==> 02-09: inputs <==
==> flow/design.v <==
module aoc_solver_top #(
    parameter WIDTH    = 32,
    parameter HEIGHT   = 32,
    parameter LOG_SIZE = 10
) (
    input         clear,
    input         clock,
    input  [31:0] reg_wdata,
    input         reg_write_strobe,
    input  [3:0]  reg_addr,
    output [31:0] reg_rdata
);
    localparam LATENCY = WIDTH + 5;
    localparam CELLS   = WIDTH * HEIGHT;
    localparam [2:0] S_START    = 3'd0;
    localparam [2:0] S_LOAD     = 3'd1;
    localparam [2:0] S_PROCESS  = 3'd2;
    localparam [2:0] S_CHECK    = 3'd3;
    localparam [2:0] S_FINISHED = 3'd4;
    reg  [LOG_SIZE-1:0] ram_write_addr;
    wire ram_write_en = reg_write_strobe & (reg_addr == 4'd3);
    wire start        = reg_write_strobe & (reg_addr == 4'd0) & reg_wdata[0];
    always @(posedge clock)
        if (clear)
            ram_write_addr <= {LOG_SIZE{1'b0}};
        else if (reg_write_strobe & (reg_addr == 4'd2))
            ram_write_addr <= reg_wdata[LOG_SIZE-1:0];
    reg [2:0]          state;
    reg [LOG_SIZE-1:0] x_count, y_count, read_addr;
    reg [15:0]         total_removed;
    reg                has_changed;
    wire in_load      = (state == S_LOAD);
    wire in_process   = (state == S_PROCESS);
    wire enable_shift = in_load | in_process;
    reg mem [0:(1<<LOG_SIZE)-1];
    reg rd_q0, rd_q1, rd_q2;
    always @(posedge clock)
        if (clear) begin
            rd_q0 <= 1'b0;
            rd_q1 <= 1'b0;
            rd_q2 <= 1'b0;
        end else begin
            rd_q0 <= mem[read_addr];
            rd_q1 <= rd_q0;
            rd_q2 <= rd_q1;
        end
    wire row0 = rd_q2;
    reg [WIDTH-1:0] line1, line2;
    wire row1 = line1[WIDTH-1];
    wire row2 = line2[WIDTH-1];
    reg r0c1, r0c2, r1c1, r1c2, r2c1, r2c2;
    always @(posedge clock)
        if (clear) begin
            line1 <= {WIDTH{1'b0}};
            line2 <= {WIDTH{1'b0}};
            {r0c1, r0c2, r1c1, r1c2, r2c1, r2c2} <= 6'd0;
        end else if (enable_shift) begin
            line1 <= {line1[WIDTH-2:0], row0};
            line2 <= {line2[WIDTH-2:0], row1};
            r0c1 <= row0; r0c2 <= r0c1;
            r1c1 <= row1; r1c2 <= r1c1;
            r2c1 <= row2; r2c2 <= r2c1;
        end
    reg [LOG_SIZE-1:0] cur_x_pipe [0:LATENCY-2];
    reg [LOG_SIZE-1:0] cur_y_pipe [0:LATENCY-2];
    reg [LOG_SIZE-1:0] waddr_pipe [0:LATENCY-1];
    integer i;
    always @(posedge clock)
        if (clear) begin
            for (i = 0; i < LATENCY - 1; i = i + 1) begin
                cur_x_pipe[i] <= {LOG_SIZE{1'b0}};
                cur_y_pipe[i] <= {LOG_SIZE{1'b0}};
            end
            for (i = 0; i < LATENCY; i = i + 1)
                waddr_pipe[i] <= {LOG_SIZE{1'b0}};
        end else begin
            cur_x_pipe[0] <= x_count;
            cur_y_pipe[0] <= y_count;
            for (i = 1; i < LATENCY - 1; i = i + 1) begin
                cur_x_pipe[i] <= cur_x_pipe[i-1];
                cur_y_pipe[i] <= cur_y_pipe[i-1];
            end
            waddr_pipe[0] <= read_addr;
            for (i = 1; i < LATENCY; i = i + 1)
                waddr_pipe[i] <= waddr_pipe[i-1];
        end
    wire [LOG_SIZE-1:0] cur_x      = cur_x_pipe[LATENCY-2];
    wire [LOG_SIZE-1:0] cur_y      = cur_y_pipe[LATENCY-2];
    wire [LOG_SIZE-1:0] write_addr = waddr_pipe[LATENCY-1];
    wire is_left   = (cur_x == 0);
    wire is_right  = (cur_x == WIDTH - 1);
    wire is_top    = (cur_y == 0);
    wire is_bottom = (cur_y == HEIGHT - 1);
    wire n_ul = r2c2 & ~(is_top | is_left);
    wire n_u  = r2c1 & ~is_top;
    wire n_ur = row2 & ~(is_top | is_right);
    wire n_l  = r1c2 & ~is_left;
    wire n_r  = row1 & ~is_right;
    wire n_dl = r0c2 & ~(is_bottom | is_left);
    wire n_d  = r0c1 & ~is_bottom;
    wire n_dr = row0 & ~(is_bottom | is_right);
    wire [3:0] count_now = n_ul + n_u + n_ur + n_l + n_r + n_dl + n_d + n_dr;
    reg [3:0] neighbours_count;
    reg       center_delayed;
    always @(posedge clock)
        if (clear) begin
            neighbours_count <= 4'd0;
            center_delayed   <= 1'b0;
        end else if (enable_shift) begin
            neighbours_count <= count_now;
            center_delayed   <= r1c1;
        end
    wire remove    = in_process & center_delayed & (neighbours_count < 4'd4);
    wire advancing = in_load | (in_process & (read_addr < CELLS));
    wire                mem_we    = ram_write_en | remove;
    wire [LOG_SIZE-1:0] mem_waddr = remove ? write_addr : ram_write_addr;
    wire                mem_wdata = remove ? 1'b0 : reg_wdata[0];
    always @(posedge clock)
        if (mem_we)
            mem[mem_waddr] <= mem_wdata;
    always @(posedge clock)
        if (clear) begin
            state         <= S_START;
            x_count       <= {LOG_SIZE{1'b0}};
            y_count       <= {LOG_SIZE{1'b0}};
            read_addr     <= {LOG_SIZE{1'b0}};
            total_removed <= 16'd0;
            has_changed   <= 1'b0;
        end else begin
            if (advancing) begin
                read_addr <= read_addr + 1'b1;
                if (x_count == WIDTH - 1) begin
                    x_count <= {LOG_SIZE{1'b0}};
                    y_count <= y_count + 1'b1;
                end else
                    x_count <= x_count + 1'b1;
            end
            case (state)
                S_START:
                    if (start) begin
                        total_removed <= 16'd0;
                        read_addr     <= {LOG_SIZE{1'b0}};
                        x_count       <= {LOG_SIZE{1'b0}};
                        y_count       <= {LOG_SIZE{1'b0}};
                        has_changed   <= 1'b0;
                        state         <= S_LOAD;
                    end
                S_LOAD:
                    if (read_addr == LATENCY - 1)
                        state <= S_PROCESS;
                S_PROCESS: begin
                    if (remove) begin
                        has_changed   <= 1'b1;
                        total_removed <= total_removed + 16'd1;
                    end
                    if (write_addr == CELLS - 1)
                        state <= S_CHECK;
                end
                S_CHECK:
                    if (has_changed) begin
                        has_changed <= 1'b0;
                        read_addr   <= {LOG_SIZE{1'b0}};
                        x_count     <= {LOG_SIZE{1'b0}};
                        y_count     <= {LOG_SIZE{1'b0}};
                        state       <= S_LOAD;
                    end else
                        state <= S_FINISHED;
                default: ;
            endcase
        end
    wire done = (state == S_FINISHED);
    assign reg_rdata = (reg_addr == 4'd1) ? {total_removed, 15'd0, done} : 32'd0;
endmodule
==> flow/run.sh <==
#!/bin/bash
# the make line also repeats each setting of config.mk as NAME=value (left out here)
make -C /OpenROAD-flow-scripts/flow DESIGN_CONFIG=/design/flow/config.mk WORK_HOME=/design/flow/orfs CLKGATE_MAP_FILE= finish
==> flow/config.mk <==
export PLATFORM = sky130hd
export DESIGN_NAME = aoc_solver_top
export DESIGN_NICKNAME = aoc_solver_top
export VERILOG_FILES = /design/flow/design.v
export SDC_FILE = /design/flow/constraint.sdc
export NUM_CORES = 4
export LEC_CHECK = 0
export CAP_MARGIN = 5
export CELL_PAD_IN_SITES_DETAIL_PLACEMENT = 0
export CORE_MARGIN = 2
export CORE_UTILIZATION = 72
export CTS_CLUSTER_SIZE = 14
export HOLD_SLACK_MARGIN = -0.08
export PLACE_DENSITY = 0.61
export SETUP_SLACK_MARGIN = 0.75
export SLEW_MARGIN = 40
export TNS_END_PERCENT = 5
==> flow/constraint.sdc <==
create_clock -name core_clock -period 3.06 [get_ports {clock}]
set_input_delay 0.6120 -clock core_clock [delete_from_list [all_inputs] [get_ports {clock}]]
set_output_delay 0.6120 -clock core_clock [all_outputs]
set_load 0.01 [all_outputs]
==> 11-22 (differences from 02-09) <==
ABC_AREA = 1   (was default)
CAP_MARGIN = 20   (was 5)
CELL_PAD_IN_SITES_DETAIL_PLACEMENT = default   (was 0)
CTS_CLUSTER_DIAMETER = 381   (was default)
CTS_CLUSTER_SIZE = 21   (was 14)
HOLD_SLACK_MARGIN = 0.24   (was -0.08)
MAX_ROUTING_LAYER = met4   (was default)
PLACE_DENSITY = default   (was 0.61)
SETUP_SLACK_MARGIN = -0.16   (was 0.75)
SLEW_MARGIN = 20   (was 40)
==> flow/constraint.sdc (replaced) <==
create_clock -name core_clock -period 2.22 [get_ports {clock}]
set_input_delay 0.4440 -clock core_clock [delete_from_list [all_inputs] [get_ports {clock}]]
set_output_delay 0.4440 -clock core_clock [all_outputs]
set_load 0.01 [all_outputs]
==> 08-16 (differences from 02-09) <==
ABC_AREA = 0   (was default)
CAP_MARGIN = 30   (was 5)
CELL_PAD_IN_SITES_DETAIL_PLACEMENT = default   (was 0)
CORE_ASPECT_RATIO = 0.63   (was default)
CORE_UTILIZATION = 26   (was 72)
CTS_CLUSTER_SIZE = default   (was 14)
HOLD_SLACK_MARGIN = default   (was -0.08)
PLACE_DENSITY = default   (was 0.61)
SETUP_SLACK_MARGIN = default   (was 0.75)
SLEW_MARGIN = 20   (was 40)
TNS_END_PERCENT = default   (was 5)
==> flow/constraint.sdc (replaced) <==
create_clock -name core_clock -period 5.0 [get_ports {clock}]
set_input_delay 1.0000 -clock core_clock [delete_from_list [all_inputs] [get_ports {clock}]]
set_output_delay 1.0000 -clock core_clock [all_outputs]
set_load 0.01 [all_outputs]
==> results.txt <==
status: finished with violations
violated checks: negative setup slack
endpoints failing setup: 2
final worst slack: -676.9 ps
Source of the figures above: 02-09

==> results.txt <==
H-tree depth: 3
status: finished with violations
hold depth: 3
final worst slack: -1195 ps
violated checks: negative setup slack
endpoints failing setup: 1047
Source of the figures above: 11-22

==> results.txt <==
status: complete, no violations
CTS tree: built
worst setup path end: neighbours_count[2]
GRT busiest layer: met1
endpoints failing setup: 0
final worst slack: 1088 ps
met3 WL: 21980 um
logic area: 21970 um^2
grt met3 use: 3.761%
Source of the figures above: 08-16

